// ddr2_test
module ddr2_test
	(
	input  wire          clk,
	input  wire          reset,
	input  wire          writes_en,
	input  wire          reads_en,
	input  wire          calib_done, 
	output reg           ib_re,
	input  wire [31:0]   ib_data,
	input  wire [7:0]    ib_count,  
	input  wire          ib_valid,
	input  wire          ib_empty,
	output reg           ob_we,
	output reg  [31:0]   ob_data,
	input  wire [9:0]    ob_count,
	output reg           p0_rd_en_o, 
	input  wire          p0_rd_empty,
	input  wire [31:0]   p0_rd_data,
	input  wire          p0_cmd_full,
	output reg           p0_cmd_en,
	output reg  [2:0]    p0_cmd_instr,
	output reg  [29:0]   p0_cmd_byte_addr,
	output wire [5:0]    p0_cmd_bl_o, 
	input  wire          p0_wr_full,
	output reg           p0_wr_en,
	output reg  [31:0]   p0_wr_data,
	output wire [3:0]    p0_wr_mask,
	output reg [26:0]		MEMORY_COUNT  
	);
localparam FIFO_SIZE      = 1024;
localparam BURST_LEN      = 10;   
wire        rd_fifo_afull;
reg  [29:0] cmd_byte_addr_wr, cmd_byte_addr_rd;
reg  [5:0]  burst_cnt;
reg         write_mode;
reg         read_mode;
reg         reset_d;
assign p0_cmd_bl_o = BURST_LEN - 1;
assign p0_wr_mask = 4'b0000;
always @(posedge clk) write_mode <= writes_en;
always @(posedge clk) read_mode <= reads_en;
always @(posedge clk) reset_d <= reset;
integer state;
localparam s_idle  = 0,
           s_write1 = 10,
           s_write2 = 11,
           s_write3 = 12,
           s_read1 = 20,
           s_read2 = 21,
           s_read3 = 22,
           s_read4 = 23,
			  s_writecmd0 = 30,
			  s_writecmd1 = 31,
			  s_readcmd0 = 40,
			  s_readcmd1 = 41;
always @(posedge clk) begin
	if (reset_d) begin
		state           	<= s_idle;
		burst_cnt       	<= BURST_LEN;
		cmd_byte_addr_wr  <= 0;
		cmd_byte_addr_rd  <= 0;
		p0_cmd_instr 		<= 3'b0;
		p0_cmd_byte_addr 	<= 30'b0;
		MEMORY_COUNT		<= 0;
		p0_cmd_instr 	<= 3'd0;
		p0_cmd_en 		<= 1'b0;
		p0_wr_en 		<= 1'b0;
  ...
==> flow/config.mk <==
export PLATFORM = sky130hd
export DESIGN_NAME = ddr2_test
export DESIGN_NICKNAME = ddr2_test
export VERILOG_FILES = /design/flow/design.v
export SDC_FILE = /design/flow/constraint.sdc
export NUM_CORES = 4
export LEC_CHECK = 0
export CAP_MARGIN = 20
export CORE_MARGIN = 2
export CORE_UTILIZATION = 40
export CTS_CLUSTER_DIAMETER = 156
export GPL_ROUTABILITY_DRIVEN = 0
export PLACE_DENSITY_LB_ADDON = 0.14
export SETUP_SLACK_MARGIN = -0.3
export SLEW_MARGIN = 20
==> flow/constraint.sdc <==
create_clock -name core_clock -period 3.0 [get_ports {clk}]
set_input_delay 0.6000 -clock core_clock [delete_from_list [all_inputs] [get_ports {clk}]]
set_output_delay 0.6000 -clock core_clock [all_outputs]
set_load 0.01 [all_outputs]
run.sh (not shown) runs the stock make flow with config.mk's settings and CLKGATE_MAP_FILE=.
The first run ran to the end with no violations.
Rerun with:
CORE_ASPECT_RATIO = 0.5   (was default)
CTS_CLUSTER_DIAMETER = 342   (was 156)
CTS_CLUSTER_SIZE = 94   (was default)
GPL_ROUTABILITY_DRIVEN = default   (was 0)
PLACE_DENSITY = 0.6   (was default)
PLACE_DENSITY_LB_ADDON = default   (was 0.14)
SETUP_SLACK_MARGIN = default   (was -0.3)
TNS_END_PERCENT = 15   (was default)
Outcome:
- routed wire length goes up by 5.7%
- fmax goes down by 4.2%
- core utilization goes down by 0.44 points
- register-to-register slack is worse by 0.098 ns
- count of clock-buffer cells in the layout goes up by 1
- worst setup slack is worse by 0.098 ns
Rerun with:
CELL_PAD_IN_SITES_GLOBAL_PLACEMENT = 3   (was default)
CORE_MARGIN = 3   (was 2)
CTS_CLUSTER_DIAMETER = 340   (was 342)
CTS_CLUSTER_SIZE = 71   (was 94)
GPL_TIMING_DRIVEN = 0   (was default)
PLACE_DENSITY = 0.35   (was 0.6)
SETUP_SLACK_MARGIN = -0.22   (was default)
TNS_END_PERCENT = 5   (was 15)
What happened:
- The new run died in global placement (3_3_place_gp)
- die size grows by a few percent
- area after synthesis does not change
- synthesized cell count is unchanged
Rerun with:
CAP_MARGIN = 30   (was 20)
CELL_PAD_IN_SITES_GLOBAL_PLACEMENT = default   (was 3)
CORE_ASPECT_RATIO = default   (was 0.5)
CORE_MARGIN = 2   (was 3)
CTS_CLUSTER_DIAMETER = default   (was 340)
CTS_CLUSTER_SIZE = default   (was 71)
GPL_TIMING_DRIVEN = default   (was 0)
PLACE_DENSITY = default   (was 0.35)
SETUP_SLACK_MARGIN = default   (was -0.22)
TNS_END_PERCENT = default   (was 5)
clock period = 3.4 ns   (was 3.0 ns; I/O delays follow)
=> The changed run ran to the end with no violations; synthesized area does not change; die size came out lower by a few percent; synthesized cell count stays the same.
Rerun with:
CELL_PAD_IN_SITES_DETAIL_PLACEMENT = 1   (was default)
CORE_MARGIN = 3   (was 2)
CORE_UTILIZATION = 44   (was 40)
CTS_CLUSTER_SIZE = 39   (was default)
SETUP_SLACK_MARGIN = -0.07   (was default)
SLEW_MARGIN = 5   (was 20)
TNS_END_PERCENT = 15   (was default)
Result:
- sequential power is about the same
- non-clock buffer count stays the same
- synthesized cell count does not change
Rerun with:
CELL_PAD_IN_SITES_DETAIL_PLACEMENT = 2   (was 1)
CTS_CLUSTER_SIZE = 70   (was 39)
TNS_END_PERCENT = default   (was 15)
- The changed run aborted during clock tree synthesis (4_1_cts)
- die size does not change
- area after synthesis does not change
- synthesized cell count stays the same

* * *

Starting RTL as in the previous note.
clock: 1.9 ns
lec_check: 0
cap_margin: 20
core_margin: 2
core_utilization: 61
cts_cluster_diameter: 363
cts_cluster_size: 35
gpl_timing_driven: 1
setup_slack_margin: 0.05
slew_margin: 20
tns_end_percent: 70
The starting point finished with negative setup slack left.
Then changed:
Settings changed: CORE_UTILIZATION 61 to 58, CTS_CLUSTER_DIAMETER 363 to default, CTS_CLUSTER_SIZE 35 to default, GPL_TIMING_DRIVEN 1 to default, PLACE_DENSITY from default to 0.6, SETUP_SLACK_MARGIN 0.05 to default, TNS_END_PERCENT 70 to default.
Clock period 1.9 ns to 1.35 ns, I/O delays scaled along.
After rerunning: With this change the flow failed in clock tree synthesis. Synthesized cell count is unchanged. Synthesized area stays the same. Die area rose by 5.0%.
Then changed:
Settings changed: CORE_UTILIZATION 58 to 40.
Clock period 1.35 ns to 3.0 ns, I/O delays scaled along.
Effect: With this change the flow finished with timing, DRC and antenna clean; area after synthesis stays the same; synthesized cell count stays the same; die size increases by 43%.
Then changed:
Settings changed: CTS_CLUSTER_DIAMETER from default to 156, GPL_ROUTABILITY_DRIVEN from default to 0.
Outcome: The changed run completed with no timing, DRC or antenna violations. Sequential share of layout area is unchanged. Register-to-register slack stays flat. Setup slack is unchanged. Cell count does not change.
Power figures rest on the tool's default switching activity, not on a simulated workload.
